## top_nexys_a7
module top_nexys_a7 (
    input logic clock,       
    input logic reset,
    input logic hx711_data_in,
    output logic hx711_sclk_out,
    output logic [5:0] states_led,
    output logic [7:0] DDP,
    output logic [7:0] AN
);
For scale: ~5700 cells after synthesis, about 50000 um2 of cells after synthesis.
Settings: LEC_CHECK=0, CAP_MARGIN=20, CORE_MARGIN=7, CORE_UTILIZATION=58, MAX_ROUTING_LAYER=met5, MIN_ROUTING_LAYER=met1, PLACE_DENSITY_LB_ADDON=0.13, SETUP_SLACK_MARGIN=5.0, SLEW_MARGIN=20; clock period 19.6 ns.
run.sh (not shown) runs the stock make flow with config.mk's settings and CLKGATE_MAP_FILE=.
The first run ran to the end with violations: negative setup slack.
Then changed:
==> flow/config.mk (replaced) <==
export PLATFORM = sky130hd
export DESIGN_NAME = top_nexys_a7
export DESIGN_NICKNAME = top_nexys_a7
export VERILOG_FILES = /design/flow/design.v
export SDC_FILE = /design/flow/constraint.sdc
export NUM_CORES = 4
export LEC_CHECK = 0
export CAP_MARGIN = 0
export CORE_MARGIN = 2
export CORE_UTILIZATION = 72
export CTS_CLUSTER_DIAMETER = 381
export SETUP_SLACK_MARGIN = 2.16
export SLEW_MARGIN = 20
==> flow/constraint.sdc (replaced) <==
create_clock -name core_clock -period 15.0 [get_ports {clock}]
set_input_delay 3.0000 -clock core_clock [delete_from_list [all_inputs] [get_ports {clock}]]
set_output_delay 3.0000 -clock core_clock [all_outputs]
set_load 0.01 [all_outputs]
Effect: The new run died in global routing; synthesized area stays the same; die size goes down by about 24%; synthesized cell count does not change.
Then changed:
--- a/flow/config.mk
+++ b/flow/config.mk
@@ -7,7 +7,5 @@
 export LEC_CHECK = 0
-export CAP_MARGIN = 0
+export CAP_MARGIN = 20
 export CORE_MARGIN = 2
-export CORE_UTILIZATION = 72
-export CTS_CLUSTER_DIAMETER = 381
-export SETUP_SLACK_MARGIN = 2.16
+export CORE_UTILIZATION = 40
 export SLEW_MARGIN = 20
==> flow/constraint.sdc (replaced) <==
create_clock -name core_clock -period 24.1 [get_ports {clock}]
set_input_delay 4.8200 -clock core_clock [delete_from_list [all_inputs] [get_ports {clock}]]
set_output_delay 4.8200 -clock core_clock [all_outputs]
set_load 0.01 [all_outputs]
What happened:
- The changed run produced a layout that fails on negative setup slack
- die area climbs by 79%
- area after synthesis stays the same
- synthesized cell count stays the same
Then changed:
--- a/flow/config.mk
+++ b/flow/config.mk
@@ -7,5 +7,9 @@
 export LEC_CHECK = 0
+export ABC_AREA = 1
 export CAP_MARGIN = 20
 export CORE_MARGIN = 2
-export CORE_UTILIZATION = 40
+export CORE_UTILIZATION = 72
+export CTS_CLUSTER_DIAMETER = 269
+export PLACE_DENSITY_LB_ADDON = 0.2
+export SETUP_SLACK_MARGIN = 4.9
 export SLEW_MARGIN = 20
==> flow/constraint.sdc (replaced) <==
create_clock -name core_clock -period 19.1 [get_ports {clock}]
set_input_delay 3.8200 -clock core_clock [delete_from_list [all_inputs] [get_ports {clock}]]
set_output_delay 3.8200 -clock core_clock [all_outputs]
set_load 0.01 [all_outputs]
After rerunning:
- Now the flow finished but failed the layout checks on max-capacitance violations, max-slew violations, negative setup slack
- utilization goes up by 34 points
- synthesized area goes down by 1.8%
- die size goes down by 45%
- worst setup slack gets worse by 1600 ps
Then changed:
==> flow/config.mk (replaced) <==
export PLATFORM = sky130hd
export DESIGN_NAME = top_nexys_a7
export DESIGN_NICKNAME = top_nexys_a7
export VERILOG_FILES = /design/flow/design.v
export SDC_FILE = /design/flow/constraint.sdc
export NUM_CORES = 4
export LEC_CHECK = 0
export CAP_MARGIN = 20
export CORE_MARGIN = 2
export CORE_UTILIZATION = 40
export SLEW_MARGIN = 20
==> flow/constraint.sdc (replaced) <==
create_clock -name core_clock -period 40.0 [get_ports {clock}]
set_input_delay 8.0000 -clock core_clock [delete_from_list [all_inputs] [get_ports {clock}]]
set_output_delay 8.0000 -clock core_clock [all_outputs]
set_load 0.01 [all_outputs]
Outcome:
- The changed run passed the timing, DRC and antenna checks
- area after synthesis is higher by about 1.8%
- design area decreases by 3.4%
- power goes down by 52%

* * *

== build 27 ==
top_nexys_a7 again, from the RTL that the note above started with.
clock: 22.7 ns
lec_check: 0
cap_margin: 20
cell_pad_in_sites_detail_placement: 0
core_margin: 2
core_utilization: 44
gpl_routability_driven: 0
gpl_timing_driven: 0
max_routing_layer: met5
place_density: 0.4
setup_slack_margin: 0.92
slew_margin: 20
Build 27 ran in full, but the layout does not pass; the checks complain about negative setup slack.
Input changes introduced in build 75 (baseline for comparison: build 27):
- clearing GPL_TIMING_DRIVEN, which used to be 0
- clearing MAX_ROUTING_LAYER, which used to be met5
- clearing GPL_ROUTABILITY_DRIVEN, which used to be 0
- swapping 0.92 for 5.0 in SETUP_SLACK_MARGIN
- clearing PLACE_DENSITY, which used to be 0.4
- clearing CELL_PAD_IN_SITES_DETAIL_PLACEMENT, which used to be 0
- swapping 44 for 66 in CORE_UTILIZATION
- swapping 22.7 for 26.7 in the clock period (ns, I/O delays scaled along)
Results
Summary of build 75 over build 27: number of buffers inserted during clock tree synthesis decreased 7, cell-internal power went down by 16%, data arrival time of the critical path decreased 0.55 ns.
The flow did not stop early for build 75: all stages ran, and the layout cleared the timing, DRC and antenna checks.
Compared with build 27, build 75 shows a power that is about 17% lower.
Cell area power density is higher on build 27
Relative to build 75, the following input files were edited for build 72:
- SETUP_SLACK_MARGIN removed (was 5.0)
- CORE_UTILIZATION changed from 66 to 40
- the clock period (ns, I/O delays scaled along) changed from 26.7 to 34.4
## What came out
No stage failed in build 72, and the final checks on the layout all came back clean. Between build 72 and build 75, the difference in number of buffers added to fix hold violations after cts is negligible. Looking at area growth from synthesis to final layout, build 72 sits 7.4 points below build 75. Diff build 75 -> build 72: power went down by 0.47 mW; final cell count picked up an extra 401. Against build 75, number of standard-cell rows in the floorplan in build 72 rose by more than a quarter. In the tables for build 72 and build 75, proportion of power drawn by flip-flops and latches reads higher with build 72. On minimum setup slack in the final design, the higher figure sits with build 72, not build 75. From build 72 to build 75, non-clock inverter instance count of the final layout did not move at all. Internal power on build 72 is ahead of build 75. Lower count of clock-buffer cells in the layout goes to build 72 over build 75. [diff] net load switching power, build 72 relative to build 75: improvement.
> inputs changed (build 72 -> build 69)
- changing CAP_MARGIN from 20 to 30
- setting SETUP_SLACK_MARGIN to -2.0 for the first time
- setting PLACE_DENSITY to 0.63 for the first time
- changing CORE_UTILIZATION from 40 to 72
- changing the clock period (ns, I/O delays scaled along) from 34.4 to 21.7
Build 69 -> build 72: tally of buffers added on design ports delta 0, exact match
Synthesized cell count came out exactly the same in build 69 and build 72.
Build 69 vs. build 72: area enclosed by the die boundary fell 56,000 µm²; post-place instance area went up 7000 µm²; summed standard-cell area reported by yosys about even; minimum setup slack after placement -5.35 ns; number of clock buffers inserted by TritonCTS went down about 9%.
In the tables for build 69 and build 72, area of the core reads lower with build 69.
Build 69 did not finish; a tool error ended it in global routing.
Summary of the comparison: H-tree depth is lower in build 69, relative to build 72.
The lower post-CTS setup repair buffer count of build 69 and build 72 is in build 72.

* * *

Starting RTL as in the previous note.
==> flow/config.mk <==
export PLATFORM = sky130hd
export DESIGN_NAME = top_nexys_a7
export DESIGN_NICKNAME = top_nexys_a7
export VERILOG_FILES = /design/flow/design.v
export SDC_FILE = /design/flow/constraint.sdc
export NUM_CORES = 4
export LEC_CHECK = 0
export ABC_AREA = 1
export CAP_MARGIN = 20
export CORE_MARGIN = 2
export CORE_UTILIZATION = 72
export CTS_CLUSTER_SIZE = 74
export PLACE_DENSITY = 0.36
export SETUP_SLACK_MARGIN = 5.0
export SLEW_MARGIN = 20
==> flow/constraint.sdc <==
create_clock -name core_clock -period 19.3 [get_ports {clock}]
set_input_delay 3.8600 -clock core_clock [delete_from_list [all_inputs] [get_ports {clock}]]
set_output_delay 3.8600 -clock core_clock [all_outputs]
set_load 0.01 [all_outputs]
The first run finished with setup timing left.
Change:
Settings changed: ABC_AREA 1 to not set, CTS_CLUSTER_DIAMETER set to 29, CTS_CLUSTER_SIZE 74 to 22, PLACE_DENSITY 0.36 to not set, SETUP_SLACK_MARGIN 5.0 to 2.16.
Clock period 19.3 ns to 15.0 ns, I/O delays scaled along.
Effect: With this change the flow did not get past global routing. Die size climbs slightly. Area after synthesis climbs slightly. Synthesized cell count decreases by about a fifth.
Change:
Settings changed: ABC_AREA set to 1, CAP_MARGIN 20 to 0, CTS_CLUSTER_DIAMETER 29 to 141, CTS_CLUSTER_SIZE 22 to not set, PLACE_DENSITY set to 0.65, SETUP_SLACK_MARGIN 2.16 to not set.
Clock period 15.0 ns to 19.1 ns, I/O delays scaled along.
=> With this change the flow produced a layout that fails on setup timing. Die size decreases by 1.8%. Area after synthesis decreases by 1.8%. Synthesized cell count increases by 24%.
Change:
Settings changed: CAP_MARGIN 0 to 20, CORE_UTILIZATION 72 to 68, CTS_CLUSTER_DIAMETER 141 to not set, PLACE_DENSITY 0.65 to not set.
Clock period 19.1 ns to 43.1 ns, I/O delays scaled along.
Effect: The changed run ran to the end with no violations; routed wire length drops by about 11%; non-clock buffer count drops by 206; cell area drops by 5.2%; clock skew climbs by 12 ps; global-route usage drops by 2.8 points.

* * *

Starting RTL as in the previous note.
## top_nexys_a7
module top_nexys_a7 (
    input logic clock,       
    input logic reset,
    input logic hx711_data_in,
    output logic hx711_sclk_out,
    output logic [5:0] states_led,
    output logic [7:0] DDP,
    output logic [7:0] AN
);
export LEC_CHECK = 0
export CAP_MARGIN = 30
export CELL_PAD_IN_SITES_DETAIL_PLACEMENT = 1
export CELL_PAD_IN_SITES_GLOBAL_PLACEMENT = 3
export CORE_ASPECT_RATIO = 1.39
export CORE_MARGIN = 2
export CORE_UTILIZATION = 31
export CTS_CLUSTER_SIZE = 86
export GPL_ROUTABILITY_DRIVEN = 0
export HOLD_SLACK_MARGIN = 0.29
export MAX_ROUTING_LAYER = met4
export MIN_ROUTING_LAYER = met2
export PLACE_DENSITY = 0.36
export SLEW_MARGIN = 20
export TNS_END_PERCENT = 70
create_clock -name core_clock -period 33.2 [get_ports {clock}]
Change:
Settings changed: ABC_AREA set to 1, CAP_MARGIN 30 to 10, CELL_PAD_IN_SITES_DETAIL_PLACEMENT 1 to unset, CELL_PAD_IN_SITES_GLOBAL_PLACEMENT 3 to unset, CORE_ASPECT_RATIO 1.39 to unset, CORE_UTILIZATION 31 to 72, CTS_CLUSTER_DIAMETER set to 234, CTS_CLUSTER_SIZE 86 to unset, GPL_ROUTABILITY_DRIVEN 0 to unset, HOLD_SLACK_MARGIN 0.29 to unset, MAX_ROUTING_LAYER met4 to unset, MIN_ROUTING_LAYER met2 to unset, PLACE_DENSITY 0.36 to 0.65, TNS_END_PERCENT 70 to unset.
Clock period 33.2 ns to 19.1 ns, I/O delays scaled along.
=> The new run finished but failed the layout checks on negative setup slack; via count went down by about a fifth; cell count went up by a few percent; core utilization went up by 48 points; die size went down by well over a third; global-route usage went up by 5.1 points; power went up by well over a third; clock skew hardly moves; routed wire length went down by about a fifth.
Change:
Settings changed: CAP_MARGIN 10 to 20, CTS_CLUSTER_DIAMETER 234 to 269, PLACE_DENSITY 0.65 to unset, PLACE_DENSITY_LB_ADDON set to 0.2, TNS_END_PERCENT set to 5.
The changed run finished with negative setup slack left; setup slack degrades by 0.80 ns; wire length rose by 6.8%; clock power is about the same.
Change:
Settings changed: CTS_CLUSTER_DIAMETER 269 to 400, CTS_CLUSTER_SIZE set to 10, PLACE_DENSITY set to 0.87, PLACE_DENSITY_LB_ADDON 0.2 to unset, SETUP_SLACK_MARGIN set to -0.36, TNS_END_PERCENT 5 to unset.
Outcome:
- The new run completed and failed the layout checks on negative setup slack
- die size stays the same
- global-route usage fell by 0.14 points
- wire length fell by a little under a tenth
- setup slack improves by 1.1 ns
- count of clock-buffer cells in the layout rose by 11
- non-clock buffer count fell by 73
- area after synthesis stays the same
- worst hold slack degrades by 0.018 ns
Change:
Settings changed: CTS_CLUSTER_DIAMETER 400 to unset, CTS_CLUSTER_SIZE 10 to 74, PLACE_DENSITY 0.87 to 0.92, SETUP_SLACK_MARGIN -0.36 to 5.0.
Clock period 19.1 ns to 19.3 ns, I/O delays scaled along.
The changed run finished with negative setup slack left.
Count of clock-buffer cells in the layout shrinks by 5.
Via count rose by 4.8%.
Sequential share of layout area goes down by 0.27 points.
Global-route usage went up by 2.7 points.
Routed wire length rose by 9.8%.
Clock skew rises by 0.017 ns.
Change:
Settings changed: ABC_AREA 1 to unset, CORE_UTILIZATION 72 to 65, CTS_CLUSTER_SIZE 74 to unset, PLACE_DENSITY 0.92 to unset, SETUP_SLACK_MARGIN 5.0 to unset.
Outcome:
- The new run finished with negative setup slack left
- total power rose by 1.5%
- final cell count drops by about 4.6%
- worst setup slack loses 2.7 ns
- area after synthesis rises by about 1.8%
- register-to-register slack loses 2.1 ns
- cell area goes up by about 15%
- global-route usage fell by 3.8 points
- die area goes up by about 13%
- first-iteration DRC count shrinks by about 44%
- maximum frequency came out lower by 11%
No activity file was given, so power comes from the tool's default toggle rates.
